==> flow/run.sh <==
#!/bin/bash
# the make line also repeats each setting of config.mk as NAME=value (left out here)
make -C /OpenROAD-flow-scripts/flow DESIGN_CONFIG=/design/flow/config.mk WORK_HOME=/design/flow/orfs CLKGATE_MAP_FILE= finish
==> flow/config.mk <==
export PLATFORM = sky130hd
export DESIGN_NAME = cpu
export DESIGN_NICKNAME = cpu
export VERILOG_FILES = /design/flow/design.v
export SDC_FILE = /design/flow/constraint.sdc
export NUM_CORES = 4
export LEC_CHECK = 0
export CAP_MARGIN = 20
export CORE_ASPECT_RATIO = 0.55
export CORE_MARGIN = 2
export CORE_UTILIZATION = 61
export CTS_CLUSTER_SIZE = 47
export PLACE_DENSITY_LB_ADDON = 0.02
export SETUP_SLACK_MARGIN = 1.53
export SLEW_MARGIN = 20
==> flow/constraint.sdc <==
create_clock -name core_clock -period 5.5 [get_ports {clk}]
set_input_delay 1.1000 -clock core_clock [delete_from_list [all_inputs] [get_ports {clk}]]
set_output_delay 1.1000 -clock core_clock [all_outputs]
set_load 0.01 [all_outputs]
==> flow/design.v <==
module control_unit (op, regdst, regwrite, branch, jump, memread, memtoreg, memwrite, aluop, aluscr);
	input[5:0] 	op;
  	output reg [1:0] regdst;
  	output reg regwrite;
	output reg branch;
	output reg jump;
	output reg memread;
  	output reg [1:0]memtoreg;
  	output reg memwrite;
	output reg [1:0] aluop;
	output reg aluscr;
	always @(*) begin
		branch 		<= 1'b0;
		jump 		<= 1'b0;
		memread 	<= 1'b0;
		memtoreg[1:0]	<= 2'b00;
		memwrite	<= 1'b0;
		aluop[1:0]	<= 2'b10;
		aluscr		<= 1'b0;
		regdst[1:0] <= 2'b01;
		regwrite	<= 1'b1;
		case(op)
			6'b10_0011: 
			begin  
				regdst[1:0]		<= 2'b00;
				memread     	<= 1'b1;
            aluop[1:0]		<= 2'b00;
				aluscr			<= 1'b1;
            memtoreg[1:0]	<= 2'b01;
			end
			6'b10_1011: 
			begin  
            aluop[1]	<= 1'b0;
				aluscr	<= 1'b1;
				memwrite <= 1'b1;
				regwrite	<= 1'b0;
			end
			6'b00_0100: 
			begin  
				branch		<= 1'b1;
				aluop[1:0]	<= 2'b01;
				regwrite		<= 1'b0;
			end
			6'b00_1000: 
			begin  
            regdst[1:0] <= 2'b00;
				aluop[1] 	<= 1'b0;
				aluscr   	<= 1'b1;
			end
			6'b00_0010: 
			begin  
			  jump		<= 1'b1;
			  regwrite	<= 1'b0;
			end
			6'b00_0011: 
			begin
			  jump 				<= 1'b1;
			  regdst[1:0]		<= 2'b10;
			  memtoreg[1:0]	<= 2'b10;
			end
			6'b00_0000: 
			begin  
			end
		endcase
	end
endmodule 
module aludec(func, aluop, alucontrol);
input   [5:0] func;
input   [1:0] aluop;
output reg [2:0] alucontrol;
always @(*)
begin
    case(aluop)
      2'b00: alucontrol <= 3'b010;   
      2'b01: alucontrol <= 3'b110;   
      default: case(func)           
          6'b100000: alucontrol <= 3'b010;  
          6'b100010: alucontrol <= 3'b110;  
          6'b100100: alucontrol <= 3'b000;  
          6'b100101: alucontrol <= 3'b001;  
          6'b101011: alucontrol <= 3'b111;  
          default:   alucontrol <= 3'b011;  
        endcase
    endcase
end
endmodule
module alu_mips(a, b, control, outalu, zero);
input [31:0] a, b;
input [2:0] control;
output reg [31:0] outalu;
output zero;
always@(*)
begin
	case(control)
		0 : outalu=a&b;
		1 : outalu= a|b;
		2 : outalu=a+b;
		6 : outalu=a-b;
		7 : outalu=a<b?1:0;
		12 : outalu=~(a|b);
		default : outalu=0;
	endcase
end
assign zero=outalu==0?1:0;
endmodule
module regmem(
	 clk,
    rst,
    rgr1,
    rgr2,
    write,
    rgw1,
    rgw1data,
    rg1data,
    rg2data
);
    input [4:0] rgr1;
    input [4:0] rgr2;
    input [4:0]     rgw1;
    input [31:0]  rgw1data;
    input clk;
    input rst;
    input write;
    output reg [31:0] rg1data;
    output reg [31:0] rg2data;
    reg [31:0] regMem [31:0];  
  always @(*)
  begin
    rg1data = regMem[rgr1];
    rg2data = regMem[rgr2];
  end
    integer i;
  always @(posedge clk)
    begin
        if(rst == 1'b1)
        begin 
            for( i = 0; i < 32; i = i + 1 )
                regMem[i] <= i;
        end
        else if(write == 1'b1 && rgw1 != 5'd0)  
            regMem[rgw1] <= rgw1data;
    end
endmodule
module sign_ex(in, out);
input [15:0] in;
output [31:0] out;
assign out = {{16{in[15]}}, in};
endmodule
module mux32_2to1 (out, in0, in1, sel);
	output reg  [31:0] out;
	input [31:0] in0;
	input [31:0] in1;
	input sel;
  	always @(*)
    begin
      if (sel == 0)
			out = in0;
      else
			out = in1;
    end
endmodule 
module mux32_3to1 (out, in0, in1, in2, sel);
  	output reg  [31:0] out;
	input [31:0] in0;
	input [31:0] in1;
	input [31:0] in2;
  	input [1:0] sel;
  	always @(*)
		 begin
			case (sel)
				2'b00: out = in0;
				2'b01: out = in1;
				2'b10: out = in2;
				default: out = in0;
			endcase
		 end
endmodule 
module mux5_3to1 (out, in0, in1, in2, sel);
	output reg  [4:0] out;
	input [4:0] in0;
	input [4:0] in1;
	input [4:0] in2;
  	input [1:0] sel;
  	always @(*)
	begin
		case (sel)
			2'b00: out = in0;
			2'b01: out = in1;
			2'b10: out = in2;
			default: out = in0;
		endcase
	end
endmodule 
module cpu (rst, clk, addr, instruction,
            dmem_addr, dmem_wdata, dmem_write, dmem_read, dmem_readdata);
  	  input rst,clk;
  	  output reg [31:0] addr;
	  input  [31:0] instruction;
	  output [31:0] dmem_addr;
	  output [31:0] dmem_wdata;
	  output dmem_write, dmem_read;
	  input  [31:0] dmem_readdata;
	  wire [1:0] cu_regdst;
	  wire cu_jump, cu_branch, cu_memread;
	  wire [1:0] cu_memtoreg;
	  wire [1:0] cu_aluop;
	  wire cu_memwrite, cu_aluscr, cu_regwrite;
	  wire [4:0] mux1_regwrite;
	  wire [31:0] memdata;
	  wire [31:0] reg_readdata1, reg_readdata2;
	  wire [31:0] signext_out;
	  wire [31:0] mux2_out;
	  wire [31:0] alu_out;
	  wire alu_zero;
	  wire [2:0] aluctrl_out;
	  wire [31:0] dmem_readdata;
	  wire bBranch;
     wire [31:0] j_addr;
     wire [31:0] next_pc;
    wire [31:0] pc;
	 always @(posedge clk)
		if (rst)
			addr <= 32'h00000000;
		else
			addr <= next_pc;
    parameter ra_addr = 5'b11111;
    assign pc = addr + 4;
    control_unit contrlu (instruction[31:26], cu_regdst, cu_regwrite, cu_branch, cu_jump, cu_memread, cu_memtoreg, cu_memwrite, cu_aluop, cu_aluscr);
    mux5_3to1 mux01 (mux1_regwrite, instruction[20:16], instruction[15:11], ra_addr, cu_regdst[1:0]);
    regmem rmem (.clk(clk), .rst(rst), .rgr1(instruction[25:21]), .rgr2(instruction[20:16]), .write(cu_regwrite),
                 .rgw1(mux1_regwrite), .rgw1data(memdata), .rg1data(reg_readdata1), .rg2data(reg_readdata2));
    aludec aluctrl (instruction[5:0], cu_aluop, aluctrl_out);
    sign_ex signext (instruction[15:0], signext_out[31:0]);
    mux32_2to1 mux02 (mux2_out, reg_readdata2, signext_out, cu_aluscr);
    alu_mips ALU (reg_readdata1, mux2_out, aluctrl_out, alu_out, alu_zero);
    assign dmem_addr  = alu_out;
    assign dmem_wdata = reg_readdata2;
    assign dmem_write = cu_memwrite;
    assign dmem_read  = cu_memread;
    mux32_3to1 memmux(memdata, alu_out, dmem_readdata, pc, cu_memtoreg);
    and AND1(bBranch, cu_branch, alu_zero );
    wire [31:0] branch_shiftl2_result;
    wire [31:0] b_addr;
    wire [31:0] mux04_result;
    assign branch_shiftl2_result = signext_out << 2;
    assign b_addr = pc + branch_shiftl2_result;
    assign j_addr = {pc[31:28], instruction[25:0], 2'b00};
    mux32_2to1 mux04 (mux04_result, pc, b_addr, bBranch);
    mux32_2to1 mux05 (next_pc, mux04_result, j_addr, cu_jump);
endmodule
==> results.json, run 1 <==
{
  "run_status": "complete, but fails checks",
  "check_failures": "setup timing",
  "num_rows": 86,
  "synth_area_per_cell_um2": 13.1,
  "end_kind": "output pin",
  "timing.max_cap.violations": 0,
  "worstReg2RegStart": "rmem.regMem[24][0]$_SDFFCE_PN0P_",
  "internal_power_mw": 15.8,
  "ys_async_sr_fraction_pct": 0,
  "leakagePower_nw": 28.6,
  "timing.critical_path.max_delay_family": "AND-OR/OR-AND gates",
  "critical_path_depth": 25,
  "cts_root_buf": "sky130_fd_sc_hd__clkbuf_16",
  "yosys-top-cells-area": "sky130_fd_sc_hd__edfxtp_1, sky130_fd_sc_hd__mux4_2, sky130_fd_sc_hd__nor2_1, sky130_fd_sc_hd__ha_1, sky130_fd_sc_hd__clkbuf_1",
  "power.share.switching_pct": 31.8,
  "cts_max_path_buffers": 3,
  "grt_start_max_net_pins": 35,
  "ys_sh_mux_pct": 24.7,
  "pwr-share-clk_pct": 28.7,
  "simple_gate_share_pct": 11.1,
  "cp-startpoint": "instruction[16]",
  "ys_cells": 4660,
  "data_required_time_at_the_worst_endpoint_ns": 4.40,
  "detailedPlace.worstSlack_ns": -2.47,
  "crit_fanout": 5,
  "port_buffers": 161,
  "cp.buffers_inverters": 9,
  "worstMarginPinSlew_ns": 1.15,
  "synth.cellmix.compoundShare_pct": 5.74,
  "post-layout-total-power_mw": 23.2,
  "yosys_register_bits": 1054,
  "post-dp-hpwl_mm": 161,
  "ir_worst_vdd_mv": 0.245,
  "tritoncts": "done",
  "warning_count": 99,
  "top_level_ports": 164,
  "period_needed_ns": 7.28,
  "antenna_violations_before_repair": 2,
  "synth_top_cell_by_count": "sky130_fd_sc_hd__nor2_1",
  "drtIter0Drc": 9813,
  "htree_levels": 3,
  "rsz0062_at_grt": "true",
  "routed_wl_mm": 249,
  "drt_pre_antenna_iters": 7,
  "gr-total-overflow": 0,
  "min-delay-path-class": "reg -> reg",
  "power_sequential_mw": 9.35,
  "start_kind": "input port",
  "design.core.area_mm2": 0.0997,
  "synthFlopType": "sky130_fd_sc_hd__edfxtp_1",
  "drt-vias-per-instance": 7.37,
  "fmax_mhz": 137,
  "clock-sinks": 1054,
  "min_delay_path_depth": 3,
  "regToRegSetupSlack_ns": -1.44,
  "r2r-end": "addr[20]$_SDFF_PP0_",
  "cell_variety_after_synth": 86,
  "ys_area_mm2": 0.0611,
  "r2r.worst_path.cells": 31,
  "cp_slowest_cell": "sky130_fd_sc_hd__mux4_2",
  "timing.setup.critical_path_class": "in -> out",
  "top_area_share_pct": 50.3,
  "fp.dieH_um": 239,
  "clock.latency.late_pin_ns": 0.74,
  "power.switching_mw": 7.36,
  "wl_per_cell_um": 36.2,
  "ys_seq_share_pct": 51.3,
  "sequentialPowerShare_pct": 40.4,
  "power_combinational_mw": 7.17,
  "fp-utilization_pct": 61.3,
  "pg_clk_mw": 6.64,
  "relative_slew_slack_pct": 22.9,
  "most_numerous_cell_types_in_the_synthesized_netlist": "sky130_fd_sc_hd__nor2_1, sky130_fd_sc_hd__edfxtp_1, sky130_fd_sc_hd__mux4_2",
  "synthXorXnorAreaFrac_pct": 0.975,
  "hp-start": "addr[31]$_SDFF_PP0_",
  "min_delay_worst_endpoint": "addr[31]$_SDFF_PP0_",
  "finish.net_count": 5694,
  "synth.cellmix.adderShare_pct": 2.78,
  "gp_routability_congestion": 1.01,
  "final_number_of_setup_violating_endpoints": 820,
  "die_width_um": 431,
  "antenna_violating_nets_post_route": 0,
  "top_power_group": "sequential cells",
  "timing_hold_violations_final": 0,
  "chipArea_mm2": 0.103,
  "combinational_cell_fraction_of_total_power_pct": 31.0,
  "yosys.area.top_type": "sky130_fd_sc_hd__edfxtp_1",
  "final_core_util_pct": 77.2,
  "tritoncts.num_buffers": 94,
  "global_route.usage.total_pct": 47.8,
  "netlist_instances": 4660,
  "timing.critical_path.to": "dmem_addr[24]",
  "grt_pass1_wl_mm": 344,
  "area_growth_pct": 26.1,
  "timing.clock.skew_ns": 0.0372,
  "vias": 50700,
  "synth-warning-count": 8,
  "timing.final.crit_share_pct": 132,
  "ys_top_logic_family": "multiplexers",
  "first_global_vias": 48200,
  "postLayoutSetupSlackWorst_ns": -1.78,
  "syn_area_mm2": 0.0611,
  "worst_path_most_repeated_cell": "sky130_fd_sc_hd__buf_6",
  "cts.clk_slew.worst_paths_ns": 0.08,
  "wp_data_arrival_ns": 6.18,
  "drv_slew": 0,
  "timing.hold.ws_ns": 0.716,
  "flip_flops_with_a_built_in_enable": 1024,
  "cp_slowest_stage_delay_ns": 0.54,
  "cellPowerDensity_mw_per_mm2": 301,
  "fillerInstances": 5863,
  "drt_drc_violations_left": 0
}
[layer usage]
layer | up-vias | part of all wire, % | wire, µm | GRT usage, %
li1 | 19500 | - | - | -
met1 | 24700 | 36 | 88700 | 68.6
met2 | 5644 | 39 | 98000 | 62.5
met3 | 881 | 19 | 48500 | 22.1
met4 | 4 | 5.6 | 14100 | 20.4
met5 | - | 0.023 | 58 | 0
[layout make-up]
class	instances	area (µm²)	share of cell area (%)
multi-input combinational	3090	29600	38.4
timing repair buffer	1138	11100	14.4
clock buffer	114	2450	3.18
sequential	1054	31400	40.7
antenna	2	5.00	0.00650
inverter	116	442	0.573
tap	1320	1650	2.14
clock inverter	54	483	0.627
[through the flow]
step	std cells	area, µm²	TNS (ns)
detailed placement	6574	70900	-1150.73
finish	6888	77000	-415.98
global route	6887	77000	-477.63
CTS	6825	75700	-278.70
global placement	6574	70900	-1115.55
floorplan	4693	62400	-571.31
[timing repair]
action | 4_1_cts | 5_1_grt
hold buffers | 0 | 0
pin swaps | 62 | 64
gates resized | 272 | 191
endpoints found under the hold margin | 0 | 0
gates cloned | 11 | 10
buffers inserted | 72 | 51
setup endpoints to repair | 1106 | 1846
==> inputs of run 2 (changes only) <==
Settings changed: CAP_MARGIN 20 to 25, CELL_PAD_IN_SITES_GLOBAL_PLACEMENT from default to 2, CORE_ASPECT_RATIO 0.55 to 0.5, CORE_UTILIZATION 61 to 33, CTS_CLUSTER_DIAMETER from default to 55, CTS_CLUSTER_SIZE 47 to 24, GPL_ROUTABILITY_DRIVEN from default to 1, GPL_TIMING_DRIVEN from default to 0, MAX_ROUTING_LAYER from default to met4, MIN_ROUTING_LAYER from default to met2, PLACE_DENSITY_LB_ADDON 0.02 to default, SETUP_SLACK_MARGIN 1.53 to default.
Clock period 5.5 ns to 10.0 ns, I/O delays scaled along.
==> run 2 against run 1 <==
Effect of this change:
- the flow now stops in 5_1_grt
- synthesized cell count unchanged
- area after synthesis unchanged
- die size up 84%
==> results.json, run 2 <==
{
  "ys_cells": 4660,
  "fp-utilization_pct": 33.3,
  "num_rows": 111,
  "synth.cellmix.compoundShare_pct": 5.74,
  "chipArea_mm2": 0.189,
  "port_buffers": 155,
  "netlist_instances": 4660,
  "yosys.area.top_type": "sky130_fd_sc_hd__edfxtp_1",
  "clock-sinks": 1054,
  "error": "[ERROR GRT-0116] Global routing finished with congestion. Check the congestion regions in the DRC Viewer.",
  "synth_area_per_cell_um2": 13.1,
  "top_level_ports": 164,
  "synthFlopType": "sky130_fd_sc_hd__edfxtp_1",
  "cts_root_buf": "sky130_fd_sc_hd__clkbuf_16",
  "yosys_register_bits": 1054,
  "die_width_um": 613,
  "ys_sh_mux_pct": 24.7,
  "global_route.usage.total_pct": 65.1,
  "gr-total-overflow": 370,
  "synth_top_cell_by_count": "sky130_fd_sc_hd__nor2_1",
  "ys_seq_share_pct": 51.3,
  "post-dp-hpwl_mm": 249,
  "htree_levels": 3,
  "ys_area_mm2": 0.0611,
  "syn_area_mm2": 0.0611,
  "most_numerous_cell_types_in_the_synthesized_netlist": "sky130_fd_sc_hd__nor2_1, sky130_fd_sc_hd__edfxtp_1, sky130_fd_sc_hd__mux4_2",
  "synth.cellmix.adderShare_pct": 2.78,
  "run_status": "did not finish",
  "flip_flops_with_a_built_in_enable": 1024,
  "post_dp_cell_area_mm2": 0.0681,
  "ys_top_logic_family": "multiplexers",
  "yosys-top-cells-area": "sky130_fd_sc_hd__edfxtp_1, sky130_fd_sc_hd__mux4_2, sky130_fd_sc_hd__nor2_1, sky130_fd_sc_hd__ha_1, sky130_fd_sc_hd__clkbuf_1",
  "cell_variety_after_synth": 86,
  "simple_gate_share_pct": 11.1,
  "cts_max_path_buffers": 3,
  "fp.dieH_um": 308,
  "cts_hold_buffers": 0,
  "gp_routability_congestion": 1.07,
  "design.core.area_mm2": 0.184,
  "tritoncts.num_buffers": 94,
  "top_area_share_pct": 50.3,
  "synth-warning-count": 8,
  "failed_stage": "5_1_grt",
  "synthXorXnorAreaFrac_pct": 0.975,
  "ys_async_sr_fraction_pct": 0
}
==> run 2: what timing repair did <==
action,CTS
cloned,2
gates resized,366
setup buffers,41
endpoints found under the setup margin,830
hold endpoints to repair,0
pin swaps,26
==> run 2: through the flow <==
step / worst slack (ns) / total power, mW / std cells / hold WS (ns) / TNS [ns]
after floorplan: 0.0204 / 6.79 / 4693 / 0.658 / 0
after global placement: -5.15 / 8.31 / 7334 / 0.785 / -4128.56
after detailed placement: -4.00 / 8.42 / 7434 / 0.788 / -1412.49
after CTS: -0.0774 / 12.8 / 7647 / 0.800 / -0.155
==> run 2: metal layers <==
metal | GRT usage [%] | GRT overflow
met1 | - | -
met2 | 72.2 | 2
met3 | 78.8 | 368
met4 | 26.4 | 0
met5 | - | -
==> inputs of run 3 (changes only) <==
Settings changed: CAP_MARGIN 25 to 20, CELL_PAD_IN_SITES_GLOBAL_PLACEMENT 2 to default, CORE_ASPECT_RATIO 0.5 to default, CORE_UTILIZATION 33 to 58, CTS_CLUSTER_DIAMETER 55 to default, CTS_CLUSTER_SIZE 24 to default, GPL_ROUTABILITY_DRIVEN 1 to default, GPL_TIMING_DRIVEN 0 to default, MAX_ROUTING_LAYER met4 to default, MIN_ROUTING_LAYER met2 to default.
Clock period 10.0 ns to 5.74 ns, I/O delays scaled along.
==> run 3 against run 2 <==
Effect of this change:
- the layout now fails its checks (setup timing)
- synthesized cell count unchanged
- area after synthesis stayed put
- die size down 43%
==> results.json, run 3 <==
{
  "routed_wl_mm": 245,
  "crit_fanout": 8,
  "register_area_mm2": 0.0314,
  "timing.hold.ws_ns": 0.682,
  "yosys-top-cells-area": "sky130_fd_sc_hd__edfxtp_1, sky130_fd_sc_hd__mux4_2, sky130_fd_sc_hd__nor2_1, sky130_fd_sc_hd__ha_1, sky130_fd_sc_hd__clkbuf_1",
  "htree_levels": 3,
  "hp-start": "addr[31]$_SDFF_PP0_",
  "synth_top_cell_by_count": "sky130_fd_sc_hd__nor2_1",
  "simple_gate_share_pct": 11.1,
  "sequentialPowerShare_pct": 39.1,
  "final_number_of_setup_violating_endpoints": 509,
  "stdcell_count": 6974,
  "synth.cellmix.compoundShare_pct": 5.74,
  "critical_path_depth": 19,
  "port_buffers": 161,
  "drt-vias-per-instance": 7.12,
  "r2r-end": "addr[3]$_SDFF_PP0_",
  "post-dp-hpwl_mm": 162,
  "fillerInstances": 6799,
  "pwr-share-clk_pct": 31.2,
  "synthXorXnorAreaFrac_pct": 0.975,
  "timing_hold_violations_final": 0,
  "antenna_violations_before_repair": 6,
  "critical_path_cell_sequence": "buf_16, buf_16, buf_12, mux4_2, mux4_2, mux2_4, nand2b_4, o21ai_4, ha_4, or3_4, or3_4, o32a_1, and2_4, and3_4, o41ai_4, xnor2_1, a221oi_2, o31ai_4, buf_2",
  "num_rows": 119,
  "regToRegSetupSlack_ns": -0.85,
  "worstMarginPinSlew_ns": 1.14,
  "leakagePower_nw": 28.9,
  "cp.buffers_inverters": 4,
  "ys_area_mm2": 0.0611,
  "flip_flops_with_a_built_in_enable": 1024,
  "synth-warning-count": 8,
  "ir_worst_vdd_mv": 0.376,
  "top_level_ports": 164,
  "tritoncts.num_buffers": 108,
  "data_required_time_at_the_worst_endpoint_ns": 4.59,
  "period_needed_ns": 7.13,
  "power_sequential_mw": 8.93,
  "worstReg2RegStart": "rmem.regMem[21][0]$_SDFFCE_PN1P_",
  "start_kind": "input port",
  "ys_cells": 4660,
  "cts_root_buf": "sky130_fd_sc_hd__clkbuf_16",
  "min-delay-path-class": "reg -> reg",
  "fmax_mhz": 140,
  "design.core.area_mm2": 0.105,
  "synthFlopType": "sky130_fd_sc_hd__edfxtp_1",
  "ys_top_logic_family": "multiplexers",
  "drv_slew": 0,
  "logic_area_mm2": 0.0297,
  "timing.clock.skew_ns": 0.0583,
  "check_failures": "setup timing",
  "ys_sh_mux_pct": 24.7,
  "cp-startpoint": "instruction[16]",
  "timing.final.crit_share_pct": 124,
  "min_delay_worst_endpoint": "addr[31]$_SDFF_PP0_",
  "pg_clk_mw": 7.13,
  "cell_variety_after_synth": 86,
  "grt_start_max_net_pins": 37,
  "synth_area_per_cell_um2": 13.1,
  "ys_async_sr_fraction_pct": 0,
  "yosys.area.top_type": "sky130_fd_sc_hd__edfxtp_1",
  "area_growth_pct": 27.5,
  "finish.net_count": 5695,
  "total_placed_cells_including_tap_cells": 6643,
  "ys_seq_share_pct": 51.3,
  "yosys_register_bits": 1054,
  "cellPowerDensity_mw_per_mm2": 293,
  "antenna_violating_nets_post_route": 0,
  "relative_slew_slack_pct": 23.8,
  "post_dp_cell_area_mm2": 0.0714,
  "vias": 49700,
  "timing.critical_path.max_delay_family": "multiplexers",
  "global_route.usage.total_pct": 45.4,
  "top_power_group": "sequential cells",
  "timing.critical_path.to": "dmem_addr[30]",
  "syn_area_mm2": 0.0611,
  "most_numerous_cell_types_in_the_synthesized_netlist": "sky130_fd_sc_hd__nor2_1, sky130_fd_sc_hd__edfxtp_1, sky130_fd_sc_hd__mux4_2",
  "cts.clk_slew.worst_paths_ns": 0.06,
  "fp-utilization_pct": 58.3,
  "design_area_mm2": 0.0779,
  "power.share.switching_pct": 30.6,
  "combinational_cell_fraction_of_total_power_pct": 29.7,
  "rsz0062_at_grt": "true",
  "drt_drc_violations_left": 0,
  "top_area_share_pct": 50.3,
  "warning_count": 100,
  "power.switching_mw": 7.00,
  "internal_power_mw": 15.9,
  "gr-total-overflow": 0,
  "gp_routability_congestion": 1.05,
  "power_combinational_mw": 6.80,
  "chipArea_mm2": 0.108,
  "netlist_instances": 4660,
  "r2r.worst_path.cells": 28,
  "postLayoutSetupSlackWorst_ns": -1.39,
  "cp_slowest_cell": "sky130_fd_sc_hd__mux4_2",
  "timing.max_cap.violations": 0,
  "die_width_um": 329,
  "cp_slowest_stage_delay_ns": 0.57,
  "drt_pre_antenna_iters": 7,
  "drtIter0Drc": 8024,
  "grt_pass1_wl_mm": 344,
  "wl_per_cell_um": 35.2,
  "synth.cellmix.adderShare_pct": 2.78,
  "timing.setup.critical_path_class": "in -> out",
  "clock-sinks": 1054,
  "wp_data_arrival_ns": 5.98,
  "clock.latency.late_pin_ns": 0.74,
  "min_delay_path_depth": 3,
  "fp.dieH_um": 329,
  "run_status": "complete, but fails checks",
  "cts_max_path_buffers": 3,
  "end_kind": "output pin",
  "tritoncts": "done",
  "first_global_vias": 48300
}
## run 3: through the flow
step                      utilization [%]  power [mW]  TNS (ns)  worst slack (ns)
after floorplan                         -        11.9   -522.93             -1.39
after global placement               68.1        14.8   -824.31             -2.02
after detailed placement             68.1        14.9   -871.74             -2.06
after CTS                            73.4        22.4    -89.71             -1.37
after global routing                 74.3        23.4   -206.24             -1.48
final                                74.3        22.9   -138.27             -1.39
## run 3: area by class of cell
type	instances	area share (%)
Inverter	116	0.568
Timing Repair Buffer	1125	14.3
Sequential cell	1054	40.2
Clock inverter	63	0.833
Clock buffer	132	3.66
Multi-Input combinational cell	3090	38.1
Tap cell	1391	2.23
Antenna cell	3	0.00963
## run 3: layer usage
layer	GRT usage (%)	share of wire [%]	up-vias	routed length [µm]
met4	26.0	7.1	10	17400
met1	58.7	33	24600	81900
met2	67.6	44	4476	109000
li1	-	-	19500	-
met3	15.3	15	1029	37400
met5	0	0.030	-	73
## run 3: what timing repair did
action,in CTS,in global routing
setup buffers,89,44
gates cloned,8,1
gates resized,373,158
hold buffers,0,0
setup endpoints to repair,776,676
endpoints found under the hold margin,0,0
pin swaps,86,68
==> inputs of run 4 (changes only) <==
Settings changed: CORE_ASPECT_RATIO from default to 0.81, CTS_CLUSTER_SIZE from default to 43, SETUP_SLACK_MARGIN from default to 1.44.
Clock period 5.74 ns to 5.5 ns, I/O delays scaled along.
==> run 4 against run 3 <==
Effect of this change:
- sequential share of layout area is 0.78 points lower
- utilization is 1.5 points higher
- still fails the layout checks on setup timing
- critical path type unchanged
- non-clock buffer count is 73 higher
- critical endpoint is now dmem_addr[28]
- via count is 0.11% higher
- power is 6.2% higher
- design area is 2.0% higher
- synthesized cell count stayed put
- worst hold slack better by 0.066 ns
- cell count is 1.3% higher
- global-route usage is 1.6 points lower
- combinational power is 12% higher
- clock power is 3% higher
==> results.json, run 4 <==
{
  "power.share.switching_pct": 31.4,
  "stdcell_count": 7068,
  "top_level_ports": 164,
  "ys_async_sr_fraction_pct": 0,
  "die_width_um": 365,
  "r2r.worst_path.cells": 28,
  "drt-vias-per-instance": 7.04,
  "min_delay_path_depth": 3,
  "power_combinational_mw": 7.64,
  "relative_slew_slack_pct": 24.7,
  "synth.cellmix.compoundShare_pct": 5.74,
  "timing.setup.critical_path_class": "in -> out",
  "routed_wl_mm": 244,
  "fp-utilization_pct": 58.3,
  "ys_seq_share_pct": 51.3,
  "min-delay-path-class": "reg -> reg",
  "warning_count": 100,
  "finish.net_count": 5766,
  "synth.cellmix.adderShare_pct": 2.78,
  "cp_slowest_stage_delay_ns": 0.52,
  "rsz0062_at_grt": "true",
  "drtIter0Drc": 8506,
  "sequentialPowerShare_pct": 38.4,
  "timing.max_cap.violations": 0,
  "timing.critical_path.to": "dmem_addr[28]",
  "synth_area_per_cell_um2": 13.1,
  "pwr-share-clk_pct": 30.1,
  "synthXorXnorAreaFrac_pct": 0.975,
  "fmax_mhz": 137,
  "yosys_register_bits": 1054,
  "chipArea_mm2": 0.108,
  "first_global_vias": 47100,
  "drt_drc_violations_left": 0,
  "postLayoutSetupSlackWorst_ns": -1.79,
  "most_numerous_cell_types_in_the_synthesized_netlist": "sky130_fd_sc_hd__nor2_1, sky130_fd_sc_hd__edfxtp_1, sky130_fd_sc_hd__mux4_2",
  "port_buffers": 161,
  "final_number_of_setup_violating_endpoints": 836,
  "ys_area_mm2": 0.0611,
  "clock.latency.late_pin_ns": 0.76,
  "wp_data_arrival_ns": 6.19,
  "cellPowerDensity_mw_per_mm2": 306,
  "cts_root_buf": "sky130_fd_sc_hd__clkbuf_16",
  "tritoncts.num_buffers": 106,
  "check_failures": "setup timing",
  "post-layout-total-power_mw": 24.3,
  "gr-total-overflow": 0,
  "cell_variety_after_synth": 86,
  "fp.dieH_um": 296,
  "area_growth_pct": 30.0,
  "grt_pass1_wl_mm": 333,
  "netlist_instances": 4660,
  "crit_fanout": 8,
  "ys_sh_mux_pct": 24.7,
  "post-dp-hpwl_mm": 155,
  "cp_slowest_cell": "sky130_fd_sc_hd__mux4_2",
  "cp.buffers_inverters": 6,
  "combinational_cell_fraction_of_total_power_pct": 31.5,
  "period_needed_ns": 7.29,
  "run_status": "complete, but fails checks",
  "syn_area_mm2": 0.0611,
  "end_kind": "output pin",
  "detailedPlace.worstSlack_ns": -2.28,
  "drt_pre_antenna_iters": 8,
  "r2r-end": "addr[31]$_SDFF_PP0_",
  "synth_top_cell_by_count": "sky130_fd_sc_hd__nor2_1",
  "top_area_share_pct": 50.3,
  "regToRegSetupSlack_ns": -1.35,
  "top_power_group": "sequential cells",
  "design.core.area_mm2": 0.105,
  "global_route.usage.total_pct": 43.8,
  "yosys-top-cells-area": "sky130_fd_sc_hd__edfxtp_1, sky130_fd_sc_hd__mux4_2, sky130_fd_sc_hd__nor2_1, sky130_fd_sc_hd__ha_1, sky130_fd_sc_hd__clkbuf_1",
  "yosys.area.top_type": "sky130_fd_sc_hd__edfxtp_1",
  "timing.clock.skew_ns": 0.0571,
  "flip_flops_with_a_built_in_enable": 1024,
  "ys_top_logic_family": "multiplexers",
  "cts_max_path_buffers": 3,
  "total_placed_cells_including_tap_cells": 6668,
  "ys_cells": 4660,
  "antenna_violating_nets_post_route": 0,
  "worstReg2RegStart": "rmem.regMem[27][0]$_SDFFCE_PN1P_",
  "simple_gate_share_pct": 11.1,
  "timing_hold_violations_final": 0,
  "pg_clk_mw": 7.32,
  "hp-start": "addr[31]$_SDFF_PP0_",
  "start_kind": "input port",
  "cts_hold_buffers": 0,
  "power.switching_mw": 7.63,
  "cp-startpoint": "instruction[16]",
  "synth-warning-count": 8,
  "antenna_violations_before_repair": 2,
  "synthFlopType": "sky130_fd_sc_hd__edfxtp_1",
  "data_required_time_at_the_worst_endpoint_ns": 4.40,
  "drv_slew": 0,
  "timing.critical_path.max_delay_family": "AND-OR/OR-AND gates",
  "vias": 49700,
  "power_sequential_mw": 9.32,
  "min_delay_worst_endpoint": "addr[31]$_SDFF_PP0_",
  "leakagePower_nw": 29.4,
  "gp_routability_congestion": 0.992,
  "htree_levels": 3,
  "ir_worst_vdd_mv": 0.290,
  "worstMarginPinSlew_ns": 1.13,
  "wl_per_cell_um": 34.5,
  "grt_start_max_net_pins": 60,
  "internal_power_mw": 16.6,
  "tritoncts": "done",
  "clock-sinks": 1054,
  "critical_path_depth": 23,
  "timing.final.crit_share_pct": 132,
  "cts.clk_slew.worst_paths_ns": 0.06,
  "critical_path_cell_sequence": "buf_16, buf_8, mux4_2, mux4_2, mux2_4, nand2b_4, o21ai_4, inv_2, ha_4, fa_2, a211o_1, a311oi_2, buf_4, o31a_1, o32a_1, buf_4, and2_4, and3_4, nor2_2, a211oi_2, a21oi_1, a211o_1, buf_2",
  "num_rows": 107
}
==> run 4: cell type report <==
type	count	area [µm²]
tap	1417	1770
clock buffer	124	2720
inverter	116	445
sequential	1054	31400
fill	6546	25400
clock inverter	67	666
multi-input combinational	3090	30400
antenna	2	5.00
timing repair buffer	1198	12100
==> run 4: what timing repair did <==
action | CTS | global route
setup buffers | 89 | 87
pin swaps | 83 | 104
resized | 371 | 338
endpoints found under the setup margin | 1088 | 1248
cloned | 9 | 22
hold endpoints to repair | 0 | 0
==> run 4: metal layers <==
layer | share of wire [%] | global-route usage (%) | wire (µm) | up-vias
li1 | - | - | - | 19700
met1 | 35 | 61.8 | 85100 | 24700
met2 | 43 | 63.8 | 106000 | 4594
met3 | 15 | 11.0 | 35500 | 780
met4 | 7.2 | 22.5 | 17500 | 2
met5 | 0.0082 | 0 | 20 | -
==> run 4: through the flow <==
step / instance area, µm² / hold slack, ns / TNS, ns / utilization [%]
floorplan: 62400 / 0.663 / -571.31 / -
global placement: 71300 / 0.711 / -1036.80 / 68.0
detailed placement: 71300 / 0.692 / -1086.34 / 68.0
CTS: 76800 / 0.709 / -254.51 / 73.3
global route: 79400 / 0.733 / -447.24 / 75.8
finish: 79500 / 0.748 / -376.51 / 75.8
==> inputs of run 5 (changes only) <==
Settings changed: CAP_MARGIN 20 to 10, CELL_PAD_IN_SITES_DETAIL_PLACEMENT from default to 0, CELL_PAD_IN_SITES_GLOBAL_PLACEMENT from default to 1, CORE_ASPECT_RATIO 0.81 to default, CORE_UTILIZATION 58 to 67, CTS_CLUSTER_SIZE 43 to 32, GPL_ROUTABILITY_DRIVEN from default to 0, MIN_ROUTING_LAYER from default to met1, SETUP_SLACK_MARGIN 1.44 to -0.41, TNS_END_PERCENT from default to 10.
Clock period 5.5 ns to 6.17 ns, I/O delays scaled along.
==> run 5 against run 4 <==
Effect of this change:
- utilization grew 7.6 points
- clock skew fell by 0.011 ns
- critical path depth decreased by 1
- synthesized cell count stayed put
- worst hold slack got worse by 0.065 ns
- non-clock buffer count decreased by 229
- design area down 5.4%
- largest power group unchanged
- sequential power down about 10%
- flip-flop count did not move
- still fails the layout checks on setup timing
- die size is 13% lower
==> results.json, run 5 <==
{
  "post-dp-hpwl_mm": 156,
  "timing.hold.ws_ns": 0.683,
  "area_growth_pct": 23.0,
  "critical_path_cell_sequence": "bufbuf_16, buf_4, mux4_2, mux4_2, mux2_4, nand2b_4, o21ai_4, inv_1, ha_2, a2111oi_4, o31ai_2, a211oi_2, buf_4, a21oi_4, o41ai_4, buf_4, o41ai_4, a221oi_2, buf_4, a221oi_2, o221ai_2, buf_2",
  "warning_count": 100,
  "timing_hold_violations_final": 0,
  "chipArea_mm2": 0.0936,
  "synth_area_per_cell_um2": 13.1,
  "top_usage_layer": "met2",
  "synthXorXnorAreaFrac_pct": 0.975,
  "drt-vias-per-instance": 7.93,
  "yosys-top-cells-area": "sky130_fd_sc_hd__edfxtp_1, sky130_fd_sc_hd__mux4_2, sky130_fd_sc_hd__nor2_1, sky130_fd_sc_hd__ha_1, sky130_fd_sc_hd__clkbuf_1",
  "worst_path_most_repeated_cell": "sky130_fd_sc_hd__buf_4",
  "r2r.worst_path.cells": 25,
  "first_global_vias": 52000,
  "cp.buffers_inverters": 7,
  "fp.dieH_um": 306,
  "combinational_cell_fraction_of_total_power_pct": 28.0,
  "synth.cellmix.compoundShare_pct": 5.74,
  "groute.layer.met1.usage_pct": 63.6,
  "cellPowerDensity_mw_per_mm2": 279,
  "crit_fanout": 7,
  "synth-warning-count": 8,
  "cp_slowest_cell": "sky130_fd_sc_hd__mux4_2",
  "critical_path_depth": 22,
  "top_level_ports": 164,
  "fp-utilization_pct": 67.8,
  "syn_area_mm2": 0.0611,
  "cell_variety_after_synth": 86,
  "pg_clk_mw": 6.73,
  "cts.clk_slew.worst_paths_ns": 0.06,
  "vias": 52400,
  "relative_slew_slack_pct": 32.7,
  "netlist_instances": 4660,
  "power.switching_mw": 6.57,
  "flip_flops_with_a_built_in_enable": 1024,
  "ys_async_sr_fraction_pct": 0,
  "grt_pass1_wl_mm": 358,
  "cp-startpoint": "instruction[16]",
  "data_required_time_at_the_worst_endpoint_ns": 4.94,
  "pwr-share-clk_pct": 32.1,
  "ys_cells": 4660,
  "routed_wl_mm": 258,
  "cts_root_buf": "sky130_fd_sc_hd__clkbuf_16",
  "timing.critical_path.max_delay_family": "AND-OR/OR-AND gates",
  "grt_start_max_net_pins": 47,
  "design_area_mm2": 0.0751,
  "drt_pre_antenna_iters": 9,
  "hp-start": "addr[31]$_SDFF_PP0_",
  "sequentialPowerShare_pct": 39.9,
  "regToRegSetupSlack_ns": -0.46,
  "antenna_violations_before_repair": 15,
  "synthFlopType": "sky130_fd_sc_hd__edfxtp_1",
  "finish.net_count": 5537,
  "wl_per_cell_um": 39.0,
  "worstMarginPinSlew_ns": 1.01,
  "yosys.area.top_type": "sky130_fd_sc_hd__edfxtp_1",
  "min_delay_path_depth": 3,
  "fmax_mhz": 136,
  "timing.setup.critical_path_class": "in -> out",
  "run_status": "complete, but fails checks",
  "clock-sinks": 1054,
  "end_kind": "output pin",
  "top_power_group": "sequential cells",
  "tritoncts": "done",
  "num_rows": 110,
  "drt_drc_violations_left": 0,
  "synth_top_cell_by_count": "sky130_fd_sc_hd__nor2_1",
  "design.core.area_mm2": 0.0901,
  "leakagePower_nw": 27.7,
  "power_combinational_mw": 5.86,
  "rsz0062_at_grt": "true",
  "final_number_of_setup_violating_endpoints": 100,
  "antenna_violating_nets_post_route": 0,
  "drv_slew": 0,
  "worstReg2RegStart": "rmem.regMem[22][0]$_SDFFCE_PN0P_",
  "tritoncts.num_buffers": 106,
  "ys_area_mm2": 0.0611,
  "ir_worst_vdd_mv": 0.314,
  "synth.cellmix.adderShare_pct": 2.78,
  "port_buffers": 161,
  "cp_slowest_stage_delay_ns": 0.53,
  "most_numerous_cell_types_in_the_synthesized_netlist": "sky130_fd_sc_hd__nor2_1, sky130_fd_sc_hd__edfxtp_1, sky130_fd_sc_hd__mux4_2",
  "postLayoutSetupSlackWorst_ns": -1.18,
  "simple_gate_share_pct": 11.1,
  "ys_top_logic_family": "multiplexers",
  "period_needed_ns": 7.35,
  "cts_hold_buffers": 0,
  "timing.clock.skew_ns": 0.0463,
  "die_width_um": 306,
  "htree_levels": 3,
  "yosys_register_bits": 1054,
  "check_failures": "setup timing",
  "min-delay-path-class": "reg -> reg",
  "timing.critical_path.to": "dmem_addr[31]",
  "grtUsageMet2_pct": 77.1,
  "cts_max_path_buffers": 3,
  "power.share.switching_pct": 31.3,
  "met3_usage_pct": 28.6,
  "power_sequential_mw": 8.36,
  "gr-total-overflow": 0,
  "clock.latency.late_pin_ns": 0.78,
  "ys_sh_mux_pct": 24.7,
  "top_area_share_pct": 50.3,
  "min_delay_worst_endpoint": "addr[31]$_SDFF_PP0_",
  "r2r-end": "addr[2]$_SDFF_PP0_",
  "timing.final.crit_share_pct": 119,
  "wp_data_arrival_ns": 6.12,
  "drtIter0Drc": 10600,
  "ys_seq_share_pct": 51.3,
  "post_dp_cell_area_mm2": 0.0702,
  "timing.max_cap.violations": 0,
  "global_route.usage.total_pct": 54.8,
  "internal_power_mw": 14.4,
  "start_kind": "input port"
}
-- run 5: final cells by class --
class                           count  area (µm²)
Sequential cell                  1054       31400
Multi-Input combinational cell   3090       29000
Fill cell                        4390       15000
Timing Repair Buffer              969        9410
Clock buffer                      134        2780
Tap cell                         1176        1470
Clock inverter                     64         686
Inverter                          116         440
Antenna cell                       10        25.0
-- run 5: repair_timing --
action / in CTS / in global routing
setup buffers: 27 / 18
gates cloned: 6 / 2
gates resized: 200 / 96
endpoints found under the hold margin: 0 / 0
endpoints found under the setup margin: 60 / 60
pin swaps: 51 / 54
-- run 5: metal layers --
| layer | vias up | wire [µm] |
|---|---|---|
| met3 | 2172 | 50200 |
| met2 | 6483 | 107000 |
| met5 | - | 341 |
| met4 | 20 | 28200 |
| li1 | 19200 | - |
| met1 | 24600 | 72400 |
-- run 5: through the flow --
stage	total power [mW]	instances	utilization (%)	setup WS (ns)	setup TNS, ns
3_3_place_gp	13.5	6355	77.8	-1.83	-514.80
6_report	21.0	6613	83.4	-1.18	-51.44
4_1_cts	20.4	6584	82.8	-1.20	-49.61
2_1_floorplan	11.1	4693	-	-1.06	-297.97
5_1_grt	21.2	6606	83.3	-1.28	-65.73
3_5_place_dp	13.6	6355	77.8	-1.98	-574.11
==> inputs of run 6 (changes only) <==
Settings changed: CAP_MARGIN 10 to 20, CELL_PAD_IN_SITES_DETAIL_PLACEMENT 0 to default, CELL_PAD_IN_SITES_GLOBAL_PLACEMENT 1 to default, CORE_UTILIZATION 67 to 40, CTS_CLUSTER_SIZE 32 to default, GPL_ROUTABILITY_DRIVEN 0 to default, MIN_ROUTING_LAYER met1 to default, SETUP_SLACK_MARGIN -0.41 to default, TNS_END_PERCENT 10 to default.
Clock period 6.17 ns to 5.87 ns, I/O delays scaled along.
==> run 6 against run 5 <==
Effect of this change:
- still fails the layout checks on setup timing
- sequential power rose by 4.3%
- utilization fell by 30 points
- power rose by 9.9%
- non-clock buffer count rose by 212
- highest routed layer unchanged
==> results.json, run 6 <==
{
  "final_number_of_setup_violating_endpoints": 549,
  "r2r.worst_path.cells": 29,
  "detailedPlace.worstSlack_ns": -2.12,
  "period_needed_ns": 7.29,
  "synth.cellmix.compoundShare_pct": 5.74,
  "drt-vias-per-instance": 6.30,
  "power_sequential_mw": 8.72,
  "cts_root_buf": "sky130_fd_sc_hd__clkbuf_16",
  "yosys-top-cells-area": "sky130_fd_sc_hd__edfxtp_1, sky130_fd_sc_hd__mux4_2, sky130_fd_sc_hd__nor2_1, sky130_fd_sc_hd__ha_1, sky130_fd_sc_hd__clkbuf_1",
  "grt_start_max_net_pins": 47,
  "groute.layer.met1.usage_pct": 39.5,
  "regToRegSetupSlack_ns": -0.94,
  "grtUsageMet2_pct": 49.9,
  "ys_seq_share_pct": 51.3,
  "tritoncts": "done",
  "ys_cells": 4660,
  "top_usage_layer": "met2",
  "first_global_vias": 47600,
  "synthFlopType": "sky130_fd_sc_hd__edfxtp_1",
  "cts_max_path_buffers": 3,
  "yosys.area.top_type": "sky130_fd_sc_hd__edfxtp_1",
  "power.switching_mw": 7.11,
  "min_delay_path_depth": 3,
  "ys_sh_mux_pct": 24.7,
  "timing_hold_violations_final": 0,
  "synth-warning-count": 8,
  "combinational_cell_fraction_of_total_power_pct": 30.8,
  "timing.critical_path.max_delay_family": "AND-OR/OR-AND gates",
  "worstReg2RegStart": "rmem.regMem[22][0]$_SDFFCE_PN0P_",
  "pg_clk_mw": 7.22,
  "drv_slew": 0,
  "power.share.switching_pct": 30.9,
  "timing.setup.tns_ns": -140.47,
  "detail_route.antenna_diodes": 0,
  "ir_worst_vdd_mv": 0.247,
  "simple_gate_share_pct": 11.1,
  "wp_data_arrival_ns": 6.11,
  "power_combinational_mw": 7.09,
  "end_kind": "output pin",
  "gr-total-overflow": 0,
  "cellPowerDensity_mw_per_mm2": 286,
  "cp.buffers_inverters": 5,
  "die_width_um": 395,
  "ys_area_mm2": 0.0611,
  "global_route.usage.total_pct": 30.6,
  "pwr-share-clk_pct": 31.4,
  "most_numerous_cell_types_in_the_synthesized_netlist": "sky130_fd_sc_hd__nor2_1, sky130_fd_sc_hd__edfxtp_1, sky130_fd_sc_hd__mux4_2",
  "timing.critical_path.to": "dmem_addr[24]",
  "chipArea_mm2": 0.156,
  "cp-startpoint": "instruction[16]",
  "wl_per_cell_um": 32.2,
  "timing.clock.skew_ns": 0.0537,
  "min_delay_worst_endpoint": "addr[31]$_SDFF_PP0_",
  "critical_path_cell_sequence": "buf_16, buf_8, mux4_2, mux4_2, mux2_4, nand2b_4, o21ai_4, inv_2, ha_4, fa_2, a211o_1, a311oi_4, o31a_1, o32a_1, nand4_1, a311oi_2, buf_4, a21oi_2, o31ai_2, xnor2_1, o221ai_2, buf_2",
  "design.core.area_mm2": 0.152,
  "sequentialPowerShare_pct": 37.8,
  "critical_path_depth": 22,
  "cts.clk_slew.worst_paths_ns": 0.07,
  "min-delay-path-class": "reg -> reg",
  "ys_async_sr_fraction_pct": 0,
  "antenna_violations_before_repair": 8,
  "antenna_violating_nets_post_route": 0,
  "rsz0062_at_grt": "true",
  "data_required_time_at_the_worst_endpoint_ns": 4.70,
  "routed_wl_mm": 247,
  "ys_top_logic_family": "multiplexers",
  "cp_slowest_stage_delay_ns": 0.55,
  "clock-sinks": 1054,
  "clock.latency.late_pin_ns": 0.77,
  "fmax_mhz": 137,
  "timing.hold.ws_ns": 0.811,
  "cp_slowest_cell": "sky130_fd_sc_hd__mux4_2",
  "relative_slew_slack_pct": 27.7,
  "leakagePower_nw": 29.6,
  "timing.max_cap.violations": 0,
  "grt_pass1_wl_mm": 343,
  "r2r-end": "addr[30]$_SDFF_PP0_",
  "netlist_instances": 4660,
  "fp-utilization_pct": 40.3,
  "fp.dieH_um": 395,
  "drt_drc_violations_left": 0,
  "hp-start": "addr[31]$_SDFF_PP0_",
  "yosys_register_bits": 1054,
  "top_area_share_pct": 50.3,
  "worst_path_most_repeated_cell": "sky130_fd_sc_hd__mux4_2",
  "run_status": "complete, but fails checks",
  "worstMarginPinSlew_ns": 1.08,
  "vias": 48400,
  "top_level_ports": 164,
  "top_power_group": "sequential cells",
  "start_kind": "input port",
  "synth_area_per_cell_um2": 13.1,
  "htree_levels": 3,
  "port_buffers": 161,
  "drtIter0Drc": 6541,
  "check_failures": "setup timing",
  "synth_top_cell_by_count": "sky130_fd_sc_hd__nor2_1",
  "post-dp-hpwl_mm": 161,
  "gp_routability_congestion": 0.972,
  "internal_power_mw": 15.9,
  "warning_count": 98,
  "syn_area_mm2": 0.0611,
  "cell_variety_after_synth": 86,
  "finish.net_count": 5753,
  "timing.setup.critical_path_class": "in -> out",
  "timing.final.crit_share_pct": 124,
  "drt_pre_antenna_iters": 6,
  "area_growth_pct": 31.8,
  "met3_usage_pct": 5.77,
  "tritoncts.num_buffers": 110,
  "crit_fanout": 5,
  "synthXorXnorAreaFrac_pct": 0.975,
  "num_rows": 143,
  "flip_flops_with_a_built_in_enable": 1024,
  "synth.cellmix.adderShare_pct": 2.78,
  "postLayoutSetupSlackWorst_ns": -1.42
}
## run 6: cell type report
cell class	instances	area (µm²)
clock buffer	129	2820
clock inverter	76	820
multi-input combinational	3090	30200
sequential	1054	31400
fill	12600	71200
timing repair buffer	1181	12400
inverter	116	443
tap	2030	2540
## run 6: repair_timing
item,in CTS,in global routing
resized,528,231
setup endpoints to repair,672,673
pin swaps,118,123
cloned,27,18
hold buffers,0,0
buffers inserted,113,68
## run 6: per-layer routing
layer	share of wire, %	up-vias
li1	-	19600
met1	36	24600
met2	47	3432
met3	12	676
met4	5.2	8
met5	0.031	-
## run 6: per-stage QoR
step / cells / util [%] / total power, mW / cell area, µm²
floorplan: 4693 / - / 11.6 / 61600
global placement: 7274 / 47.3 / 14.6 / 71800
detailed placement: 7274 / 47.3 / 14.6 / 71800
CTS: 7616 / 52.0 / 22.5 / 78900
global route: 7676 / 53.1 / 23.6 / 80500
finish: 7676 / 53.1 / 23.0 / 80500
==> inputs of run 7 (changes only) <==
Settings changed: CORE_UTILIZATION 40 to 68, CTS_CLUSTER_SIZE from default to 41, PLACE_DENSITY_LB_ADDON from default to 0.07.
Clock period 5.87 ns to 5.74 ns, I/O delays scaled along.
==> run 7 against run 6 <==
Effect of this change:
- the flow now stops in 5_1_grt
- die size is 41% lower
- synthesized cell count stayed put
- area after synthesis stayed put
==> results.json, run 7 <==
{
  "fp.dieH_um": 304,
  "clock-sinks": 1054,
  "ys_async_sr_fraction_pct": 0,
  "error": "[ERROR GRT-0232] Routing congestion too high. Check the congestion heatmap in the GUI.",
  "total_placed_cells_including_tap_cells": 6406,
  "most_numerous_cell_types_in_the_synthesized_netlist": "sky130_fd_sc_hd__nor2_1, sky130_fd_sc_hd__edfxtp_1, sky130_fd_sc_hd__mux4_2",
  "synth_area_per_cell_um2": 13.1,
  "synth.cellmix.adderShare_pct": 2.78,
  "htree_levels": 3,
  "yosys-top-cells-area": "sky130_fd_sc_hd__edfxtp_1, sky130_fd_sc_hd__mux4_2, sky130_fd_sc_hd__nor2_1, sky130_fd_sc_hd__ha_1, sky130_fd_sc_hd__clkbuf_1",
  "yosys_register_bits": 1054,
  "synth_top_cell_by_count": "sky130_fd_sc_hd__nor2_1",
  "ys_sh_mux_pct": 24.7,
  "gp_routability_congestion": 1.05,
  "cts_max_path_buffers": 3,
  "ys_area_mm2": 0.0611,
  "global_route.usage.total_pct": 82.0,
  "failed_stage": "5_1_grt",
  "top_level_ports": 164,
  "synthFlopType": "sky130_fd_sc_hd__edfxtp_1",
  "tritoncts.num_buffers": 104,
  "ys_cells": 4660,
  "ys_top_logic_family": "multiplexers",
  "ys_seq_share_pct": 51.3,
  "post-dp-hpwl_mm": 166,
  "flip_flops_with_a_built_in_enable": 1024,
  "port_buffers": 161,
  "yosys.area.top_type": "sky130_fd_sc_hd__edfxtp_1",
  "gr-total-overflow": 170,
  "num_rows": 109,
  "synthXorXnorAreaFrac_pct": 0.975,
  "chipArea_mm2": 0.0923,
  "syn_area_mm2": 0.0611,
  "cts_root_buf": "sky130_fd_sc_hd__clkbuf_16",
  "synth-warning-count": 8,
  "run_status": "did not finish",
  "netlist_instances": 4660,
  "cell_variety_after_synth": 86,
  "synth.cellmix.compoundShare_pct": 5.74,
  "simple_gate_share_pct": 11.1,
  "design.core.area_mm2": 0.0886,
  "fp-utilization_pct": 68.9,
  "top_area_share_pct": 50.3,
  "die_width_um": 304
}
==> run 7: what timing repair did <==
item                       4_1_cts
gates cloned                    13
setup endpoints to repair      736
hold buffers                     0
pin swaps                      105
setup buffers                  135
gates resized                  457
hold endpoints to repair         0
==> run 7: layer usage <==
metal	track usage, %	overflow
met2	93.4	81
met5	51.9	0
met1	81.6	7
met4	79.6	79
met3	73.2	3
==> run 7: through the flow <==
stage	util, %	worst slack [ns]	TNS, ns	area [µm²]
floorplan	-	-1.39	-522.93	61700
global placement	79.9	-2.08	-782.64	70800
detailed placement	79.9	-2.17	-850.87	70800
CTS	87.2	-1.43	-139.83	77300
==> inputs of run 8 (changes only) <==
Settings changed: ABC_AREA from default to 1, CORE_UTILIZATION 68 to 72, CTS_CLUSTER_DIAMETER from default to 389, CTS_CLUSTER_SIZE 41 to default, PLACE_DENSITY_LB_ADDON 0.07 to default, TNS_END_PERCENT from default to 5.
Clock period 5.74 ns to 5.6 ns, I/O delays scaled along.
==> run 8 against run 7 <==
Effect of this change:
- the flow again stops in 5_1_grt
- die size fell by 2.0%
- synthesized cell count grew 67%
- area after synthesis up 3.8%
==> results.json, run 8 <==
{
  "cell_variety_after_synth": 56,
  "run_status": "did not finish",
  "synthFlopType": "sky130_fd_sc_hd__edfxtp_1",
  "yosys_register_bits": 1054,
  "synth_top_cell_by_count": "sky130_fd_sc_hd__nor2_1",
  "ys_async_sr_fraction_pct": 0,
  "ys_area_mm2": 0.0634,
  "cts_root_buf": "sky130_fd_sc_hd__clkbuf_16",
  "fp.dieH_um": 301,
  "gp_routability_congestion": 1.08,
  "yosys.area.top_type": "sky130_fd_sc_hd__edfxtp_1",
  "total_placed_cells_including_tap_cells": 9449,
  "error": "[ERROR GRT-0116] Global routing finished with congestion. Check the congestion regions in the DRC Viewer.",
  "global_route.usage.total_pct": 82.5,
  "synth.cellmix.compoundShare_pct": 19.7,
  "synth.cellmix.adderShare_pct": 2.68,
  "post-dp-hpwl_mm": 181,
  "top_level_ports": 164,
  "synth_area_per_cell_um2": 8.14,
  "ys_sh_mux_pct": 0,
  "syn_area_mm2": 0.0634,
  "simple_gate_share_pct": 20.8,
  "detailedPlace.worstSlack_ns": -1.29,
  "netlist_instances": 7787,
  "synthXorXnorAreaFrac_pct": 0.691,
  "cts_max_path_buffers": 3,
  "chipArea_mm2": 0.0904,
  "yosys-top-cells-area": "sky130_fd_sc_hd__edfxtp_1, sky130_fd_sc_hd__nor2_1, sky130_fd_sc_hd__o21ai_0, sky130_fd_sc_hd__nand2_1, sky130_fd_sc_hd__clkbuf_1",
  "fp-utilization_pct": 72.8,
  "tritoncts.num_buffers": 106,
  "gr-total-overflow": 29,
  "clock-sinks": 1054,
  "ys_top_logic_family": "simple AND/OR/NAND/NOR gates",
  "port_buffers": 161,
  "ys_cells": 7787,
  "failed_stage": "5_1_grt",
  "ys_seq_share_pct": 49.5,
  "synth-warning-count": 8,
  "flip_flops_with_a_built_in_enable": 1024,
  "htree_levels": 3,
  "num_rows": 108,
  "design.core.area_mm2": 0.0870,
  "most_numerous_cell_types_in_the_synthesized_netlist": "sky130_fd_sc_hd__nor2_1, sky130_fd_sc_hd__edfxtp_1, sky130_fd_sc_hd__o21ai_0",
  "top_area_share_pct": 48.5,
  "post_dp_cell_area_mm2": 0.0737,
  "die_width_um": 301
}
## run 8: metal layers
metal	track usage [%]	overflow
met1	83.9	3
met2	92.9	5
met3	74.1	1
met4	76.7	20
met5	53.3	0
## run 8: timing repair
item,4_1_cts
hold endpoints to repair,0
endpoints found under the setup margin,63
pin swaps,195
cloned,38
gates resized,629
hold buffers,0
buffers inserted,102
==> inputs of run 9 (changes only) <==
Settings changed: CAP_MARGIN 20 to 10, CELL_PAD_IN_SITES_DETAIL_PLACEMENT from default to 0, CELL_PAD_IN_SITES_GLOBAL_PLACEMENT from default to 0, CTS_CLUSTER_DIAMETER 389 to default, CTS_CLUSTER_SIZE from default to 72, GPL_ROUTABILITY_DRIVEN from default to 0, MIN_ROUTING_LAYER from default to met1, PLACE_DENSITY_LB_ADDON from default to 0.26, SETUP_SLACK_MARGIN from default to 3.22, SLEW_MARGIN 20 to 35, TNS_END_PERCENT 5 to 10.
Clock period 5.6 ns to 11.5 ns, I/O delays scaled along.
==> run 9 against run 8 <==
Effect of this change:
- the flow again stops in 5_1_grt
- die size stayed put
- area after synthesis stayed put
- synthesized cell count stayed put
==> results.json, run 9 <==
{
  "ys_sh_mux_pct": 0,
  "ys_cells": 7787,
  "yosys-top-cells-area": "sky130_fd_sc_hd__edfxtp_1, sky130_fd_sc_hd__nor2_1, sky130_fd_sc_hd__o21ai_0, sky130_fd_sc_hd__nand2_1, sky130_fd_sc_hd__clkbuf_1",
  "detailedPlace.worstSlack_ns": 1.21,
  "port_buffers": 161,
  "failed_stage": "5_1_grt",
  "synthXorXnorAreaFrac_pct": 0.691,
  "clock-sinks": 1054,
  "ys_area_mm2": 0.0634,
  "ys_seq_share_pct": 49.5,
  "synth_area_per_cell_um2": 8.14,
  "most_numerous_cell_types_in_the_synthesized_netlist": "sky130_fd_sc_hd__nor2_1, sky130_fd_sc_hd__edfxtp_1, sky130_fd_sc_hd__o21ai_0",
  "netlist_instances": 7787,
  "synth-warning-count": 8,
  "synth.cellmix.adderShare_pct": 2.68,
  "cts_hold_buffers": 0,
  "global_route.usage.total_pct": 87.1,
  "num_rows": 108,
  "synthFlopType": "sky130_fd_sc_hd__edfxtp_1",
  "fp.dieH_um": 301,
  "synth.cellmix.compoundShare_pct": 19.7,
  "yosys_register_bits": 1054,
  "error": "[ERROR GRT-0232] Routing congestion too high. Check the congestion heatmap in the GUI.",
  "tritoncts.num_buffers": 112,
  "syn_area_mm2": 0.0634,
  "flip_flops_with_a_built_in_enable": 1024,
  "cell_variety_after_synth": 56,
  "yosys.area.top_type": "sky130_fd_sc_hd__edfxtp_1",
  "post-dp-hpwl_mm": 151,
  "simple_gate_share_pct": 20.8,
  "synth_top_cell_by_count": "sky130_fd_sc_hd__nor2_1",
  "cts_root_buf": "sky130_fd_sc_hd__clkbuf_16",
  "chipArea_mm2": 0.0904,
  "fp-utilization_pct": 72.8,
  "cts_max_path_buffers": 3,
  "die_width_um": 301,
  "top_area_share_pct": 48.5,
  "ys_async_sr_fraction_pct": 0,
  "htree_levels": 3,
  "design.core.area_mm2": 0.0870,
  "top_level_ports": 164,
  "run_status": "did not finish",
  "gr-total-overflow": 874,
  "ys_top_logic_family": "simple AND/OR/NAND/NOR gates"
}
run 9: repair_timing:
| action | 4_1_cts |
|---|---|
| endpoints found under the setup margin | 64 |
| endpoints found under the hold margin | 0 |
| gates resized | 562 |
| setup buffers | 133 |
| cloned | 89 |
| pin swaps | 108 |
run 9: per-layer routing:
metal	GRT usage [%]	overflow
met5	60.3	20
met4	84.4	288
met3	81.3	120
met2	94.2	338
met1	88.4	108
run 9: metrics by stage:
step           std cells  hold slack (ns)  area, µm²  power [mW]
3_5_place_dp        8642            0.688      65900        6.52
3_3_place_gp        8638            0.667      65900        6.46
4_1_cts             9068            0.725      74600        10.4
2_1_floorplan       7820            0.642      63700        5.76
==> inputs of run 10 (changes only) <==
Settings changed: ABC_AREA 1 to default, CAP_MARGIN 10 to 20, CELL_PAD_IN_SITES_GLOBAL_PLACEMENT 0 to default, CORE_ASPECT_RATIO from default to 0.72, CORE_MARGIN 2 to 8, CORE_UTILIZATION 72 to 62, CTS_CLUSTER_DIAMETER from default to 108, CTS_CLUSTER_SIZE 72 to 54, GPL_ROUTABILITY_DRIVEN 0 to default, GPL_TIMING_DRIVEN from default to 1, HOLD_SLACK_MARGIN from default to 0.08, MIN_ROUTING_LAYER met1 to met2, PLACE_DENSITY_LB_ADDON 0.26 to 0.1, SETUP_SLACK_MARGIN 3.22 to 1.38, SLEW_MARGIN 35 to 20, TNS_END_PERCENT 10 to 25.
Clock period 11.5 ns to 5.77 ns, I/O delays scaled along.
==> run 10 against run 9 <==
Effect of this change:
- the flow again stops in 5_1_grt
- area after synthesis down 3.6%
- synthesized cell count down 40%
- die size is 21% higher
==> results.json, run 10 <==
{
  "run_status": "did not finish",
  "failed_stage": "5_1_grt",
  "error": "[ERROR GRT-0116] Global routing finished with congestion. Check the congestion regions in the DRC Viewer.",
  "top_area_share_pct": 50.3,
  "ys_async_sr_fraction_pct": 0,
  "ys_area_mm2": 0.0611,
  "fp-utilization_pct": 62.7,
  "port_buffers": 161,
  "yosys_register_bits": 1054,
  "syn_area_mm2": 0.0611,
  "chipArea_mm2": 0.109,
  "gp_routability_congestion": 1.11,
  "cts_hold_buffers": 0,
  "yosys-top-cells-area": "sky130_fd_sc_hd__edfxtp_1, sky130_fd_sc_hd__mux4_2, sky130_fd_sc_hd__nor2_1, sky130_fd_sc_hd__ha_1, sky130_fd_sc_hd__clkbuf_1",
  "synth.cellmix.adderShare_pct": 2.78,
  "synth_area_per_cell_um2": 13.1,
  "post-dp-hpwl_mm": 165,
  "synthXorXnorAreaFrac_pct": 0.975,
  "htree_levels": 1,
  "num_rows": 97,
  "ys_cells": 4660,
  "cell_variety_after_synth": 86,
  "flip_flops_with_a_built_in_enable": 1024,
  "simple_gate_share_pct": 11.1,
  "clock-sinks": 1054,
  "most_numerous_cell_types_in_the_synthesized_netlist": "sky130_fd_sc_hd__nor2_1, sky130_fd_sc_hd__edfxtp_1, sky130_fd_sc_hd__mux4_2",
  "yosys.area.top_type": "sky130_fd_sc_hd__edfxtp_1",
  "total_placed_cells_including_tap_cells": 6493,
  "cts_max_path_buffers": 3,
  "detailedPlace.worstSlack_ns": -2.42,
  "synth.cellmix.compoundShare_pct": 5.74,
  "netlist_instances": 4660,
  "global_route.usage.total_pct": 75.5,
  "post_dp_cell_area_mm2": 0.0705,
  "fp.dieH_um": 282,
  "ys_top_logic_family": "multiplexers",
  "die_width_um": 386,
  "top_level_ports": 164,
  "synth_top_cell_by_count": "sky130_fd_sc_hd__nor2_1",
  "tritoncts.num_buffers": 27,
  "cts_root_buf": "sky130_fd_sc_hd__clkbuf_16",
  "ys_seq_share_pct": 51.3,
  "synthFlopType": "sky130_fd_sc_hd__edfxtp_1",
  "gr-total-overflow": 11,
  "synth-warning-count": 8,
  "ys_sh_mux_pct": 24.7,
  "design.core.area_mm2": 0.0975
}
==> run 10: routing by layer <==
layer  GRT usage, %  GRT overflow
met1              -             -
met2           77.4             0
met3           86.2             2
met4           56.1             8
met5           66.3             1
==> run 10: timing repair <==
item	4_1_cts
buffers inserted	111
resized	570
endpoints found under the setup margin	1067
pin swaps	138
cloned	21
Power and IR drop assume default switching activity.
